## alpha
Design adc_mul, start of the top module:
module adc_mul                   
(
    input  logic         clk_i,                                                
    input  logic         rst_i,                                                
    input  logic [11:0]  x_i,                                                  
    input  logic [11:0]  y_i,                                                  
    input  logic [11:0]  z_i,                                                  
    output logic [11:0]  fp_o                                                  
);
Settings: LEC_CHECK=0, ABC_AREA=1, CAP_MARGIN=0, CORE_ASPECT_RATIO=0.74, CORE_MARGIN=2, CORE_UTILIZATION=72, CTS_CLUSTER_DIAMETER=118, CTS_CLUSTER_SIZE=10, PLACE_DENSITY_LB_ADDON=0.02, SLEW_MARGIN=20; clock period 71.3 ns.
run.sh (not shown) runs the stock make flow with config.mk's settings and CLKGATE_MAP_FILE=.
The following lists how beta was set up differently from alpha:
- a deleted PLACE_DENSITY_LB_ADDON that had been 0.02
- a deleted CORE_ASPECT_RATIO that had been 0.74
- a change of CAP_MARGIN from 0 to 20
- a deleted CTS_CLUSTER_DIAMETER that had been 118
- a deleted CTS_CLUSTER_SIZE that had been 10
- a deleted ABC_AREA that had been 1
- a change of CORE_UTILIZATION from 72 to 40
- a change of the clock period (ns, I/O delays scaled along) from 71.3 to 91.8
==> results <==
Both conditions hold for beta: the flow ran to the end and the final layout passed the timing, DRC and antenna checks.
beta: synthesized area lower than alpha
beta: number of vias per cell is 1.3% lower than what alpha reported.
beta vs alpha on final cycle utilization of the critical path: beta is the higher one.
Going from alpha to beta, delay contributed by the slowest stage of the critical path grew by 0.20 ns, final worst slack shrank by 0.038 ns, area reported by Yosys stat shrank by about 7.5%, level count of the clock H-tree held steady.
diff inputs: beta => gamma
- HOLD_SLACK_MARGIN now 0.19, previously not set
- ABC_AREA now 1, previously not set
- CTS_CLUSTER_DIAMETER now 127, previously not set
- the clock period (ns, I/O delays scaled along) now 95.0, was 91.8
==> comparison <==
From beta to gamma the numbers moved as follows: simple-gate share of the synthesized area higher; synthesis-to-layout area growth saw a decrease; met3 layer wire length in the routed design decreased 27%; number of design-rule violations left by the first detailed-router iteration dropped 722. In the flow results for gamma and beta, the number of non-clock inverters is larger on gamma. Compared with beta, ratio of routed vias to standard cells in gamma decreased by more than 10%. gamma vs beta, final-layout clock buffer total went up by 2. | length of the first detailed-routing pass in iterations | gamma vs beta | 2 higher |. Compared with beta, gamma shows wire length lower by 1.6 mm.
Edits applied to the flow inputs when going from gamma to delta:
- CTS_CLUSTER_DIAMETER: 127 -> 87
- GPL_ROUTABILITY_DRIVEN: unset -> 0
- CORE_UTILIZATION: 40 -> 69
- TNS_END_PERCENT: unset -> 25
- CTS_CLUSTER_SIZE: unset -> 98
- CELL_PAD_IN_SITES_GLOBAL_PLACEMENT: unset -> 0
- ABC_AREA: 1 -> unset
- CORE_MARGIN: 2 -> 8
- CORE_ASPECT_RATIO: unset -> 0.5
- PLACE_DENSITY_LB_ADDON: unset -> 0.02
- HOLD_SLACK_MARGIN: 0.19 -> -0.09
- SLEW_MARGIN: 20 -> 10
[summary]
delta: no failed stages, no open violations at the end
Compared with gamma, delta shows a lower instance count on the critical path.
Looking at delta and gamma, the register clock-pin slew on the reported worst setup and hold paths is a wash.
The number of post-CTS setup repair buffers reported for delta is greater than that of gamma by 23.
Multi-input combinational cell count (gamma / delta): 1.14
Lower critical path arrival was reported by gamma, not delta.
On floorplan die height, the higher figure sits with gamma, not delta.
The lower least setup slack across all paths after layout came out of delta.

========
== raven ==
adc_mul again, from the RTL that the note above started with.
make LEC_CHECK=0 ABC_AREA=1 CAP_MARGIN=15 CORE_MARGIN=2 CORE_UTILIZATION=72 CTS_CLUSTER_DIAMETER=374 CTS_CLUSTER_SIZE=95 SETUP_SLACK_MARGIN=1.93 SLEW_MARGIN=20 TNS_END_PERCENT=15 finish   # period 37.4 ns
What ended raven was a tool error in 4_1_cts; the run never finished.
What tundra does differently from raven at the input level:
==> flow/config.mk <==
export PLATFORM = sky130hd
export DESIGN_NAME = adc_mul
export DESIGN_NICKNAME = adc_mul
export VERILOG_FILES = /design/flow/design.v
export SDC_FILE = /design/flow/constraint.sdc
export NUM_CORES = 4
export LEC_CHECK = 0
export ABC_AREA = 1
export CAP_MARGIN = 20
export CORE_MARGIN = 2
export CORE_UTILIZATION = 58
export SLEW_MARGIN = 20
==> flow/constraint.sdc <==
create_clock -name core_clock -period 77.7 [get_ports {clk_i}]
set_input_delay 15.5400 -clock core_clock [delete_from_list [all_inputs] [get_ports {clk_i}]]
set_output_delay 15.5400 -clock core_clock [all_outputs]
set_load 0.01 [all_outputs]
==> results <==
No stage failed in tundra, and the final checks on the layout all came back clean.
Looking at post-place setup slack across both flows, tundra is the stronger of the two, with raven trailing.
Taking raven as 1.0, tundra lands at 0.836 on number of cells in the design after placement.
Post-synthesis chip area from yosys delta (raven -> tundra): insignificant
tundra against raven; final weighted congestion in routability-driven placement is down by a few percent.
As far as area of the mapped netlist goes, tundra and raven are indistinguishable; the numbers are identical.
On number of buffers inserted by port buffering, tundra and raven are neck and neck.
NOTE: die area in tundra exceeds that of raven
Compared tundra vs raven, and cell area reported after detailed placement is down in tundra.
tundra vs. raven: fraction of the core area occupied by cells at floorplan went down 14 points; width of the chip now sits higher; detailed-placement wirelength estimate saw a decrease.
